==> flow/design.v <==
module decode(
	clk		,
	rst_n		,
	data_in	,
	data_out	
	);
	input clk;
	input rst_n;
	input [1:0] data_in;	 
	output reg data_out;
	wire [1:0] dis_00,dis_01,dis_10,dis_11;
	wire [31:0] add_1,add_2,add_3,add_4,add_5,add_6,add_7,add_8;
	reg [9:0]	path_s0,path_s1,path_s2,path_s3;   
	reg [31:0]	dis_s0,dis_s1,dis_s2,dis_s3;
	reg [19:0]count_clear;
	assign dis_00=data_in[1]+data_in[0];
	assign dis_01=data_in[1]+(data_in[0]^1'b1);
	assign dis_10=(data_in[1]^1'b1)+data_in[0];
	assign dis_11=(data_in[1]^1'b1)+(data_in[0]^1'b1);
	always @(posedge clk or negedge rst_n)
		if (rst_n==1'b0)
			count_clear<=20'b0;
		else if (count_clear>=20'd50000)
			count_clear<=20'b0;
		else
			count_clear<=count_clear+1'b1;
	assign add_1=dis_00+dis_s0;  
	assign add_2=dis_11+dis_s2;
	always @(posedge clk or negedge rst_n)
	begin
		if (rst_n==1'b0) 
			begin
				path_s0=10'b0;
				dis_s0=32'b0;
			end
		else if (count_clear==20'd50000)
			begin
				path_s0=10'b0;
				dis_s0=32'b0;
			end
		else if (add_1<=add_2)
			begin
				path_s0<={path_s0[8:0],1'b0};
				dis_s0<=add_1;
			end
		else 
			begin
				path_s0<={path_s2[8:0],1'b0};
				dis_s0<=add_2;
			end
	end
	assign add_3=dis_11+dis_s0;
	assign add_4=dis_00+dis_s2;
	always @(posedge clk or negedge rst_n)
	begin
		if (rst_n==1'b0) 
			begin
				path_s1=10'b0;
				dis_s1=32'b0;
			end
		else if (count_clear==20'd50000)
			begin
				path_s1=10'b0;
				dis_s1=32'b0;
			end
		else if (add_3<=add_4)
			begin
				path_s1<={path_s0[8:0],1'b1};
				dis_s1<=add_3;
			end
		else 
			begin
				path_s1<={path_s2[8:0],1'b1};
				dis_s1<=add_4;
			end
	end
	assign add_5=dis_01+dis_s1;
	assign add_6=dis_10+dis_s3;
	always @(posedge clk or negedge rst_n)
	begin
		if (rst_n==1'b0)
			begin
				path_s2=10'b0;
				dis_s2=32'b0;
			end
		else if (count_clear==20'd50000)
			begin
				path_s2=10'b0;
				dis_s2=32'b0;
			end
		else if (add_5<=add_6)
			begin
				path_s2<={path_s1[8:0],1'b0};
				dis_s2<=add_5;
			end
		else 
			begin
				path_s2<={path_s3[8:0],1'b0};
				dis_s2<=add_6;
			end
	end
	assign add_7=dis_10+dis_s1;
	assign add_8=dis_01+dis_s3;
	always @(posedge clk or negedge rst_n)
	begin
		if (rst_n==1'b0)
			begin
				path_s3=10'b0;
				dis_s3=32'b0;
			end
		else if (count_clear==20'd50000)
			begin
				path_s3=10'b0;
				dis_s3=32'b0;
			end
		else if (add_7<add_8)
			begin
				path_s3<={path_s1[8:0],1'b1};
				dis_s3<=add_7;
			end
		else 
			begin
				path_s3<={path_s3[8:0],1'b1};
				dis_s3<=add_8;
			end
	end
	always @(*)
	begin
		if ((dis_s0<=dis_s1)&&(dis_s0<=dis_s2)&&(dis_s0<=dis_s3))
			data_out<=path_s0[9];
		else if ((dis_s1<=dis_s0)&&(dis_s1<=dis_s2)&&(dis_s1<=dis_s3))
			data_out<=path_s1[9];
		else if ((dis_s2<=dis_s0)&&(dis_s2<=dis_s1)&&(dis_s2<=dis_s3))
			data_out<=path_s2[9];
		else  data_out<=path_s3[9];
	end
endmodule
==> flow/run.sh <==
#!/bin/bash
# the make line also repeats each setting of config.mk as NAME=value (left out here)
make -C /OpenROAD-flow-scripts/flow DESIGN_CONFIG=/design/flow/config.mk WORK_HOME=/design/flow/orfs CLKGATE_MAP_FILE= finish
==> flow/config.mk <==
export PLATFORM = sky130hd
export DESIGN_NAME = decode
export DESIGN_NICKNAME = decode
export VERILOG_FILES = /design/flow/design.v
export SDC_FILE = /design/flow/constraint.sdc
export NUM_CORES = 4
export LEC_CHECK = 0
export ABC_AREA = 0
export CAP_MARGIN = 20
export CORE_MARGIN = 2
export CORE_UTILIZATION = 72
export CTS_CLUSTER_DIAMETER = 355
export HOLD_SLACK_MARGIN = -0.08
export PLACE_DENSITY = 0.67
export SLEW_MARGIN = 20
export TNS_END_PERCENT = 5
==> flow/constraint.sdc <==
create_clock -name core_clock -period 4.74 [get_ports {clk}]
set_input_delay 0.9480 -clock core_clock [delete_from_list [all_inputs] [get_ports {clk}]]
set_output_delay 0.9480 -clock core_clock [all_outputs]
set_load 0.01 [all_outputs]
==> results.py, run 1 <==
# Auto-generated metrics
metrics = {
    "floorplanning": {
        "fp_util_pct": 72.57,
        "die_w_microns": 168.1,
        "coreArea_sq_mm": 0.02673,
        "die_h_microns": 168.1,
        "die_area_sq_mm": 0.02827,
        "ios": 5,
        "rows": 60,
    },
    "synth": {
        "ys_sh_mux_pct": 1.806,
        "synthDistinctLibCells": 73,
        "yosysWarnings": 1,
        "netlist_area_sq_mm": 0.01940,
        "area_leaders": "dfrtp_1, ha_1, xnor2_1",
        "yosys_area_sq_mm": 0.01940,
        "synth.top_cells.by_count": "ha_1, xnor2_1, nand2_1",
        "async_flop_share_pct": 100.0,
        "yosysSeqAreaShare_pct": 23.48,
        "synthCells": 2293,
        "synthFlopType": "dfrtp_1",
        "ys_ff": 182,
        "syn_avg_cell_area_sq_um": 8.459,
        "yosys.area_share.simple_pct": 21.87,
        "xor_share_pct": 11.77,
        "top_logic_kind": "simple AND/OR/NAND/NOR gates",
        "yosys_cells": 2293,
        "synth.most_common_cell": "ha_1",
        "yosys.area.top_type": "dfrtp_1",
        "aoi_share_pct": 14.99,
        "yosysTopAreaCellShare_pct": 23.48,
        "adder_share_pct": 21.80,
        "edf_count": 0,
    },
    "outcome": {
        "lastStage": "global routing",
        "tool.error": "[ERROR GRT-0232] Routing congestion too high. Check the congestion heatmap in the GUI.",
        "status": "stopped before the end",
    },
    "clock_network": {
        "cts_sinks": 182,
        "numCtsBuffers": 17,
        "hold_buffers": 0,
        "ctsHtreeMaxLevel": 4,
        "clock-root-buffer": "clkbuf_16",
        "clockBufferDepth": 2,
    },
    "placement": {
        "io_buffers": 4,
        "place_ws_ns": -1.436,
        "dp_hpwl_mm": 56.70,
        "dpl_cell_area_sq_mm": 0.02311,
        "routabilityCongestion": 1.071,
    },
    "global_routing": {
        "grtUsageTotal_pct": 93.57,
        "grt_overflow_total": 1112,
    },
}
[metrics by stage]
stage	cells	TNS (ns)	utilization, %
after detailed placement	2979	-186.28	86.49
after global placement	2979	-151.49	86.49
after CTS	3043	-1.485	92.77
after floorplan	2296	-0.1645	-
[what timing repair did]
action | in CTS
resized | 153
setup endpoints to repair | 161
buffers inserted | 26
cloned | 8
pin swaps | 49
[per-layer routing]
layer	overflow	GRT usage (%)
met2	722	111.4
met5	5	37.91
met3	25	77.76
met4	330	104.6
met1	30	89.15
==> run 2, diff against run 1 <==
Settings changed: ABC_AREA 0 to 1, CAP_MARGIN 20 to 35, CTS_CLUSTER_DIAMETER 355 to 98, CTS_CLUSTER_SIZE from default to 71, HOLD_SLACK_MARGIN -0.08 to 0.3, MAX_ROUTING_LAYER from default to met4, PLACE_DENSITY 0.67 to default, PLACE_DENSITY_LB_ADDON from default to 0.3, SLEW_MARGIN 20 to 15, TNS_END_PERCENT 5 to 65.
Clock period 4.74 ns to 4.08 ns, I/O delays scaled along.
==> results.py, run 2 <==
# Auto-generated metrics
metrics = {
    "floorplanning": {
        "ios": 5,
        "die_h_microns": 174.7,
        "coreArea_sq_mm": 0.02870,
        "fp_util_pct": 73.06,
        "rows": 62,
        "die_area_sq_mm": 0.03050,
        "die_w_microns": 174.7,
    },
    "synth": {
        "netlist_area_sq_mm": 0.02097,
        "adder_share_pct": 20.17,
        "synthCells": 3051,
        "synth.most_common_cell": "nand2_1",
        "synthDistinctLibCells": 49,
        "yosysTopAreaCellShare_pct": 21.72,
        "yosysSeqAreaShare_pct": 21.72,
        "synthFlopType": "dfrtp_1",
        "yosys.area_share.simple_pct": 31.53,
        "syn_avg_cell_area_sq_um": 6.873,
        "yosysWarnings": 1,
        "area_leaders": "dfrtp_1, ha_1, nand2_1",
        "xor_share_pct": 9.565,
        "ys_sh_mux_pct": 0,
        "synth.top_cells.by_count": "nand2_1, nor2_1, inv_1",
        "async_flop_share_pct": 100.0,
        "yosys_cells": 3051,
        "aoi_share_pct": 8.694,
        "yosys.area.top_type": "dfrtp_1",
        "edf_count": 0,
        "yosys_area_sq_mm": 0.02097,
        "ys_ff": 182,
        "top_logic_kind": "simple AND/OR/NAND/NOR gates",
    },
    "clock_network": {
        "hold_buffers": 0,
        "clock-root-buffer": "clkbuf_16",
        "ctsHtreeMaxLevel": 4,
        "numCtsBuffers": 17,
        "cts_sinks": 182,
        "clockBufferDepth": 2,
    },
    "placement": {
        "routabilityCongestion": 1.145,
        "dp_hpwl_mm": 63.95,
        "io_buffers": 4,
        "dpl_cell_area_sq_mm": 0.02405,
    },
    "global_routing": {
        "grt_overflow_total": 518,
        "grtUsageTotal_pct": 90.44,
    },
    "outcome": {
        "status": "stopped before the end",
        "tool.error": "[ERROR GRT-0232] Routing congestion too high. Check the congestion heatmap in the GUI.",
        "lastStage": "global routing",
    },
}
[run 2: stage by stage]
stage | total power, mW | cells | TNS (ns) | hold WS [ns] | setup WS, ns
3_5_place_dp | 17.91 | 3736 | -177.96 | 0.4728 | -1.414
3_3_place_gp | 16.99 | 3735 | -151.28 | 0.4505 | -1.261
2_1_floorplan | 12.12 | 3054 | 0 | 0.4322 | 0.002315
4_1_cts | 21.54 | 3801 | -0.04338 | 0.4518 | -0.04311
[run 2: metal layers]
metal	overflow	global-route usage, %
met5	-	-
met4	137	93.02
met3	24	75.96
met2	315	102.2
met1	42	88.78
[run 2: timing repair]
action | in CTS
gates resized | 195
endpoints found under the setup margin | 161
buffers inserted | 26
cloned | 7
pin swaps | 39
==> run 3, diff against run 2 <==
Settings changed: ABC_AREA 1 to default, CAP_MARGIN 35 to 20, CORE_UTILIZATION 72 to 65, CTS_CLUSTER_DIAMETER 98 to default, CTS_CLUSTER_SIZE 71 to 50, HOLD_SLACK_MARGIN 0.3 to 0.29, MAX_ROUTING_LAYER met4 to default, PLACE_DENSITY_LB_ADDON 0.3 to 0.0, SETUP_SLACK_MARGIN from default to 1.11, SLEW_MARGIN 15 to 0, TNS_END_PERCENT 65 to default.
Clock period 4.08 ns to 3.83 ns, I/O delays scaled along.
==> results.py, run 3 <==
# Auto-generated metrics
metrics = {
    "outcome": {
        "status": "stopped before the end",
        "lastStage": "clock tree synthesis",
        "tool.error": "[ERROR DPL-0038] Utilization greater than 100%, impossible to legalize",
    },
    "synth": {
        "async_flop_share_pct": 100.0,
        "area_leaders": "dfrtp_1, ha_1, xnor2_1",
        "syn_avg_cell_area_sq_um": 8.459,
        "xor_share_pct": 11.77,
        "aoi_share_pct": 14.99,
        "synth.top_cells.by_count": "ha_1, xnor2_1, nand2_1",
        "ys_sh_mux_pct": 1.806,
        "yosys_area_sq_mm": 0.01940,
        "yosys_cells": 2293,
        "ys_ff": 182,
        "yosysTopAreaCellShare_pct": 23.48,
        "synth.most_common_cell": "ha_1",
        "edf_count": 0,
        "yosysSeqAreaShare_pct": 23.48,
        "yosys.area.top_type": "dfrtp_1",
        "adder_share_pct": 21.80,
        "synthCells": 2293,
        "synthFlopType": "dfrtp_1",
        "synthDistinctLibCells": 73,
        "yosysWarnings": 1,
        "yosys.area_share.simple_pct": 21.87,
        "top_logic_kind": "simple AND/OR/NAND/NOR gates",
        "netlist_area_sq_mm": 0.01940,
    },
    "placement": {
        "routabilityCongestion": 1.077,
        "place_inst": 3313,
        "io_buffers": 4,
        "dp_hpwl_mm": 61.06,
    },
    "floorplanning": {
        "die_h_microns": 176.7,
        "rows": 63,
        "ios": 5,
        "die_w_microns": 176.7,
        "fp_util_pct": 65.79,
        "coreArea_sq_mm": 0.02948,
        "die_area_sq_mm": 0.03124,
    },
}
-- run 3: metrics by stage --
| stage | instance area, sq um | setup WS, ns | hold WS [ns] | setup TNS, ns | util, % |
|---|---|---|---|---|---|
| floorplan | 19860 | -0.6678 | 0.4277 | -82.55 | - |
| global placement | 25500 | -1.669 | 0.4450 | -242.24 | 86.50 |
| detailed placement | 25500 | -1.818 | 0.4531 | -265.37 | 86.50 |
==> run 4, diff against run 3 <==
Settings changed: CAP_MARGIN 20 to 40, CORE_UTILIZATION 65 to 72, CTS_CLUSTER_SIZE 50 to default, HOLD_SLACK_MARGIN 0.29 to default, PLACE_DENSITY from default to 0.6, PLACE_DENSITY_LB_ADDON 0.0 to default, SETUP_SLACK_MARGIN 1.11 to default, SLEW_MARGIN 0 to 20.
Clock period 3.83 ns to 4.25 ns, I/O delays scaled along.
==> results.py, run 4 <==
# Auto-generated metrics
metrics = {
    "synth": {
        "ys_ff": 182,
        "yosys.area.top_type": "dfrtp_1",
        "yosys_area_sq_mm": 0.01940,
        "yosys_cells": 2293,
        "synth.top_cells.by_count": "ha_1, xnor2_1, nand2_1",
        "ys_sh_mux_pct": 1.806,
        "edf_count": 0,
        "synthCells": 2293,
        "top_logic_kind": "simple AND/OR/NAND/NOR gates",
        "synthDistinctLibCells": 73,
        "yosys.area_share.simple_pct": 21.87,
        "adder_share_pct": 21.80,
        "syn_avg_cell_area_sq_um": 8.459,
        "synth.most_common_cell": "ha_1",
        "synthFlopType": "dfrtp_1",
        "async_flop_share_pct": 100.0,
        "xor_share_pct": 11.77,
        "netlist_area_sq_mm": 0.01940,
        "yosysWarnings": 1,
        "area_leaders": "dfrtp_1, ha_1, xnor2_1",
        "aoi_share_pct": 14.99,
        "yosysSeqAreaShare_pct": 23.48,
        "yosysTopAreaCellShare_pct": 23.48,
    },
    "placement": {
        "io_buffers": 4,
        "place_inst": 3074,
        "dp_hpwl_mm": 58.28,
        "routabilityCongestion": 1.083,
    },
    "floorplanning": {
        "coreArea_sq_mm": 0.02673,
        "die_w_microns": 168.1,
        "ios": 5,
        "rows": 60,
        "die_area_sq_mm": 0.02827,
        "die_h_microns": 168.1,
        "fp_util_pct": 72.57,
    },
    "outcome": {
        "lastStage": "clock tree synthesis",
        "status": "stopped before the end",
        "tool.error": "[ERROR DPL-0033] detailed placement checks failed during check placement.",
    },
}
[run 4: stage by stage]
stage / total power [mW] / hold slack [ns] / area (sq um) / worst slack (ns)
floorplan: 12.24 / 0.4277 / 19880 / -0.3318
global placement: 17.56 / 0.4434 / 23900 / -1.536
detailed placement: 18.47 / 0.4526 / 23900 / -1.683
==> run 5, diff against run 4 <==
Settings changed: CAP_MARGIN 40 to 35, CELL_PAD_IN_SITES_GLOBAL_PLACEMENT from default to 2, CORE_MARGIN 2 to 6, CORE_UTILIZATION 72 to 16, CTS_CLUSTER_DIAMETER from default to 195, CTS_CLUSTER_SIZE from default to 28, MIN_ROUTING_LAYER from default to met2, PLACE_DENSITY 0.6 to default, SETUP_SLACK_MARGIN from default to 0.89, SLEW_MARGIN 20 to 0.
Clock period 4.25 ns to 6.73 ns, I/O delays scaled along.
==> results.py, run 5 <==
# Synthesis and PnR figures
metrics = {
    "outcome": {
        "status": "complete, no violations",
    },
    "synth": {
        "yosys.area_share.simple_pct": 21.87,
        "ys_ff": 182,
        "netlist_area_sq_mm": 0.01940,
        "yosys_cells": 2293,
        "syn_avg_cell_area_sq_um": 8.459,
        "area_leaders": "dfrtp_1, ha_1, xnor2_1",
        "adder_share_pct": 21.80,
        "yosysWarnings": 1,
        "synthCells": 2293,
        "ys_sh_mux_pct": 1.806,
        "synth.top_cells.by_count": "ha_1, xnor2_1, nand2_1",
        "yosysSeqAreaShare_pct": 23.48,
        "aoi_share_pct": 14.99,
        "synthFlopType": "dfrtp_1",
        "yosysTopAreaCellShare_pct": 23.48,
        "yosys.area.top_type": "dfrtp_1",
        "xor_share_pct": 11.77,
        "top_logic_kind": "simple AND/OR/NAND/NOR gates",
        "async_flop_share_pct": 100.0,
        "edf_count": 0,
        "yosys_area_sq_mm": 0.01940,
        "synth.most_common_cell": "ha_1",
        "synthDistinctLibCells": 73,
    },
    "pwr": {
        "switching_share_pct": 55.91,
        "power_leader": "combinational logic",
        "p_int_mw": 5.510,
        "p_clk_share_pct": 8.6,
        "switching_power_mw": 6.986,
        "leakage_nw": 9.700,
        "peakVddDrop_uv": 284.0,
        "clk-power_mw": 1.07,
        "pwr-share-seq_pct": 17.3,
        "power_mw": 12.50,
        "comb_power_share_pct": 74.1,
        "p_seq_mw": 2.16,
        "p_comb_mw": 9.26,
        "power_density_mw_per_mm2": 538.4,
    },
    "drt": {
        "via_per_inst": 6.301,
        "drtAntennaViolNets": 0,
        "drc": 0,
        "wl_per_cell_microns": 20.62,
        "via_count": 25002,
        "drtIter0Drc": 3625,
        "drt-total-wl_mm": 81.82,
        "firstDrtPassIters": 9,
    },
    "timing": {
        "slew_headroom_pct": 27.39,
        "hold_viol": 0,
        "finalCriticalPeriod_ns": 5.591,
        "fin_ws_ns": 1.139,
        "final-setup-viol-count": 0,
        "slew_violations": 0,
        "period_used_pct": 83.08,
        "tns_ns": 0,
        "rsz0062_at_grt": "no",
        "fmax_ghz": 0.1788,
        "worst_pin_slew_ns": 1.089,
        "fin_worst_skew_ns": 0.02760,
    },
    "placement": {
        "place_ws_ns": -0.2967,
        "routabilityCongestion": 0.9361,
        "io_buffers": 4,
        "dp_hpwl_mm": 63.53,
    },
    "critical_path": {
        "cp-start-kind": "input pin",
        "reg2reg_depth": 18,
        "worstSetupStartpoint": "data_in[0]",
        "slowest_delay_ns": 0.50,
        "critPathCaptureType": "flip-flop",
        "cp_slowest_cell": "o21ai_0",
        "rrSetupSlack_ns": 1.43,
        "cp.depth": 23,
        "crit_end": "dis_s2[15]",
        "crit_type": "in2reg",
        "crit_chain": "dlymetal6s2s_1, inv_1, buf_4, ha_1, xor2_1, ha_1, a21oi_1, nor2_1, nand2_1, nor2_1, nand2_1, xnor2_1, ha_1, nand4_1, buf_4, o21ai_0, nand2_1, buf_4, o21ai_2, buf_12, nor3_1, a211oi_1, buf_4",
        "cp.arrival_ns": 6.05,
        "cp_top_family": "simple AND/OR/NAND/NOR gates",
        "rr_endpoint": "dis_s1[3]",
        "required_ns": 7.19,
        "cp.buffers_inverters": 7,
        "cp_max_fo": 15,
        "cpMostUsedCell": "buf_4",
        "r2r_start": "dis_s2[2]",
    },
    "floorplanning": {
        "rows": 127,
        "die_w_microns": 360.2,
        "coreArea_sq_mm": 0.1200,
        "die_area_sq_mm": 0.1297,
        "die_h_microns": 360.2,
        "fp_util_pct": 16.17,
        "ios": 5,
    },
    "global_routing": {
        "grt_first_pass_wirelength_mm": 119.1,
        "grt_max_degree": 100,
        "grt_pass1_vias": 28446,
        "grtUsageTotal_pct": 18.24,
        "antenna_found_initial": 0,
        "grt_overflow_total": 0,
    },
    "cells_and_area": {
        "fillerInstances": 13460,
        "area_delta_synth_final_pct": 19.66,
        "post-route-util_pct": 19.35,
        "nets": 2685,
    },
    "hold_path": {
        "hold-path-endpoint": "path_s3[1]",
        "hp-start": "path_s3[0]",
        "hold_class": "reg2reg",
        "hold_depth": 1,
    },
    "clock_network": {
        "clk_latency_ns": 0.53,
        "ctsHtreeMaxLevel": 4,
        "cts_tree": "done",
        "clock-root-buffer": "clkbuf_16",
        "clkSlewWorstSetupHoldPaths_ns": 0.08,
        "clockBufferDepth": 2,
        "hold_buffers": 0,
        "numCtsBuffers": 17,
        "cts_sinks": 182,
    },
    "flow_run": {
        "warnings": 34,
        "maxCapViolCount": 0,
    },
}
## run 5: metrics by stage
| step | hold slack, ns | instance area (sq um) | std cells |
|---|---|---|---|
| after CTS | 0.4561 | 22760 | 3957 |
| after detailed placement | 0.4390 | 22030 | 3925 |
| after global routing | 0.4759 | 23210 | 3967 |
| final | 0.4511 | 23210 | 3968 |
| after global placement | 0.4326 | 22000 | 3922 |
| after floorplan | 0.4277 | 19410 | 2296 |
## run 5: repair_timing
item | 4_1_cts | 5_1_grt
pin swaps | 6 | 15
setup buffers | 1 | 8
resized | 36 | 71
endpoints found under the setup margin | 118 | 161
endpoints found under the hold margin | 0 | 0
gates cloned | 0 | 0
## run 5: final cells by class
class                      instances  area (sq um)  area share [%]
timing repair buffer             115          1047           4.512
multi-input combinational       1903         14570           62.76
sequential                       182          4557           19.63
clock buffer                      18         429.2           1.849
clock inverter                    13         125.1          0.5391
tap                             1612          2017           8.690
inverter                         124         465.4           2.005
antenna                            1         2.502         0.01078
## run 5: layer usage
metal | GRT usage [%] | vias up | share of wire, % | wire (microns)
li1 | - | 8441 | - | -
met1 | - | 8679 | 0 | 0
met2 | 21.05 | 7246 | 48 | 39650
met3 | 25.51 | 589 | 43 | 35130
met4 | 3.063 | 47 | 6.8 | 5549
met5 | 10.69 | - | 1.8 | 1489
Power and IR drop assume default switching activity.
